==> trial 6 <==
==> flow/design.v <==
module CRC(
input           clk,         
input           rst_n,       
input  [23:0]   Din,         
input           valid,       
input  [15:0]   size,        
output [14:0]   checksum,    
output          done         
);
reg [5:0] shift_count;       
reg [5:0] limit;             
wire [1:0] extra;            
wire [4:0] offset;           
wire finish;                 
reg [15:0] crc;                                    
localparam [15:0] polynomial = 16'b1100010110011001;      
reg CS, NS;
parameter IDLE = 1'b0, FIND = 1'b1;
always @(posedge clk or negedge rst_n)
begin
 if(~rst_n)
  CS <= IDLE;
 else CS <= NS;
end
always @(posedge clk)
begin
 case(CS)
  IDLE:
  begin
   crc <= (valid) ? (Din >> offset) : 16'hffff;             
   shift_count <= 0;
  end
  FIND:
  begin
  if(crc[15] == 1'b0)                                              
  begin                                                            
   if(shift_count < offset)                                        
    crc <= {crc[14:0],Din[offset - (shift_count + 6'd1)]};            
   else crc <= crc << 1;
   shift_count <= shift_count + 6'd1;
  end
  else crc <= crc ^ polynomial;                                    
  end
 endcase
end
always @(*)
begin
 limit = 6'd15 + offset;
 case(CS)
  IDLE:
  begin
   if(valid)
    NS = FIND;
   else NS = IDLE;
  end
  FIND:
  begin
   if(finish)
    NS = IDLE;
   else NS = FIND;
  end
  default: NS = IDLE;
 endcase
end
assign extra = size[2:0] - 3'd2;
assign offset = {extra, 3'b000};
assign finish = ((shift_count == limit) && (crc[15] == 1'b0)) ? 1'b1 : 1'b0;
assign done = (CS == FIND) && finish;
assign checksum = crc[14:0];
endmodule
==> flow/run.sh <==
#!/bin/bash
# the make line also repeats each setting of config.mk as NAME=value (left out here)
make -C /OpenROAD-flow-scripts/flow DESIGN_CONFIG=/design/flow/config.mk WORK_HOME=/design/flow/orfs CLKGATE_MAP_FILE= finish
==> flow/config.mk <==
export PLATFORM = sky130hd
export DESIGN_NAME = CRC
export DESIGN_NICKNAME = CRC
export VERILOG_FILES = /design/flow/design.v
export SDC_FILE = /design/flow/constraint.sdc
export NUM_CORES = 4
export LEC_CHECK = 0
export CAP_MARGIN = 10
export CELL_PAD_IN_SITES_GLOBAL_PLACEMENT = 2
export CORE_MARGIN = 7
export CORE_UTILIZATION = 40
export CTS_CLUSTER_SIZE = 47
export GPL_ROUTABILITY_DRIVEN = 0
export GPL_TIMING_DRIVEN = 1
export HOLD_SLACK_MARGIN = 0.2
export PLACE_DENSITY = 0.39
export SLEW_MARGIN = 0
==> flow/constraint.sdc <==
create_clock -name core_clock -period 5.5 [get_ports {clk}]
set_input_delay 1.1000 -clock core_clock [delete_from_list [all_inputs] [get_ports {clk}]]
set_output_delay 1.1000 -clock core_clock [all_outputs]
set_load 0.01 [all_outputs]
==> build 43: changes against trial 6 <==
==> flow/config.mk (replaced) <==
export PLATFORM = sky130hd
export DESIGN_NAME = CRC
export DESIGN_NICKNAME = CRC
export VERILOG_FILES = /design/flow/design.v
export SDC_FILE = /design/flow/constraint.sdc
export NUM_CORES = 4
export LEC_CHECK = 0
export ABC_AREA = 1
export CAP_MARGIN = 20
export CELL_PAD_IN_SITES_DETAIL_PLACEMENT = 2
export CORE_MARGIN = 9
export CORE_UTILIZATION = 39
export CTS_CLUSTER_DIAMETER = 163
export CTS_CLUSTER_SIZE = 38
export GPL_TIMING_DRIVEN = 1
export HOLD_SLACK_MARGIN = 0.3
export MAX_ROUTING_LAYER = met4
export MIN_ROUTING_LAYER = met2
export PLACE_DENSITY_LB_ADDON = 0.21
export SLEW_MARGIN = 40
export TNS_END_PERCENT = 20
==> flow/constraint.sdc (replaced) <==
create_clock -name core_clock -period 3.76 [get_ports {clk}]
set_input_delay 0.7520 -clock core_clock [delete_from_list [all_inputs] [get_ports {clk}]]
set_output_delay 0.7520 -clock core_clock [all_outputs]
set_load 0.01 [all_outputs]
==> build 4: changes against trial 6 <==
==> flow/config.mk (replaced) <==
export PLATFORM = sky130hd
export DESIGN_NAME = CRC
export DESIGN_NICKNAME = CRC
export VERILOG_FILES = /design/flow/design.v
export SDC_FILE = /design/flow/constraint.sdc
export NUM_CORES = 4
export LEC_CHECK = 0
export ABC_AREA = 0
export CAP_MARGIN = 10
export CORE_MARGIN = 5
export CORE_UTILIZATION = 18
export CTS_CLUSTER_SIZE = 91
export GPL_ROUTABILITY_DRIVEN = 0
export GPL_TIMING_DRIVEN = 0
export MIN_ROUTING_LAYER = met1
export PLACE_DENSITY_LB_ADDON = 0.16
export SLEW_MARGIN = 5
==> flow/constraint.sdc (replaced) <==
create_clock -name core_clock -period 7.77 [get_ports {clk}]
set_input_delay 1.5540 -clock core_clock [delete_from_list [all_inputs] [get_ports {clk}]]
set_output_delay 1.5540 -clock core_clock [all_outputs]
set_load 0.01 [all_outputs]
==> summary of the runs <==
- Build 43 completed without violations. Trial 6 finished with timing, DRC and antenna clean. Build 4 passed the timing, DRC and antenna checks.
- Via count, lowest first: trial 6, build 4, build 43.
- Combinational power: build 4 is smaller than build 43 (61%).
- The highest clock skew belongs to trial 6, the lowest to build 43.
- Register-to-register slack: build 4 > trial 6 > build 43.
- Sequential power: build 43 > trial 6 > build 4.
- Synthesized area: build 43 is larger than trial 6 (about 3.7%).
- Critical path depth: build 43 is higher than build 4 (1).
- The highest core utilization belongs to build 43, the lowest to build 4.
==> figures <==
Result of the run: build 4 no timing/DRC/antenna violations; build 43 no timing/DRC/antenna violations; trial 6 no timing/DRC/antenna violations
Clk pwr share: build 4 8.8%; build 43 7.0%; trial 6 9.2%
Post-DP HPWL: build 4 4740 µm; build 43 6420 µm; trial 6 3830 µm
Share of the cycle needed by the critical path after routing: build 4 72.8%; build 43 97.2%; trial 6 80.7%
Yosys cell types: build 4 40; build 43 31; trial 6 40
Final layout net count: build 4 290; build 43 349; trial 6 263
Synthesized net count: build 4 241; build 43 322; trial 6 241
Row count: build 4 36; build 43 24; trial 6 24
Chip area from the yosys synthesis statistics: build 4 1810 µm²; build 43 1880 µm²; trial 6 1810 µm²
Via density per instance: build 4 4.30; build 43 8.34; trial 6 5.67
Clock network power: build 4 80.4 µW; build 43 157 µW; trial 6 108 µW
Layout-to-synthesis area ratio: build 4 1.360x; build 43 1.224x; trial 6 1.214x
Share of the final layout cell area in sequential cells: build 4 24.6%; build 43 26.3%; trial 6 27.5%
Met3 usage in global routing: build 4 2.10%; build 43 48.6%; trial 6 3.10%
Length of the first detailed-routing pass in iterations: build 4 4; build 43 6; trial 6 4
Combined area of the multi-input logic cells: build 4 1010 µm²; build 43 970 µm²; trial 6 1010 µm²
Post-synthesis share of cell area spent on full adders, half adders and majority gates: build 4 3.45%; build 43 3.33%; trial 6 3.45%
Number of clock buffer instances in the layout: build 4 3; build 43 4; trial 6 3
Power is estimated from default activity; no workload was simulated.
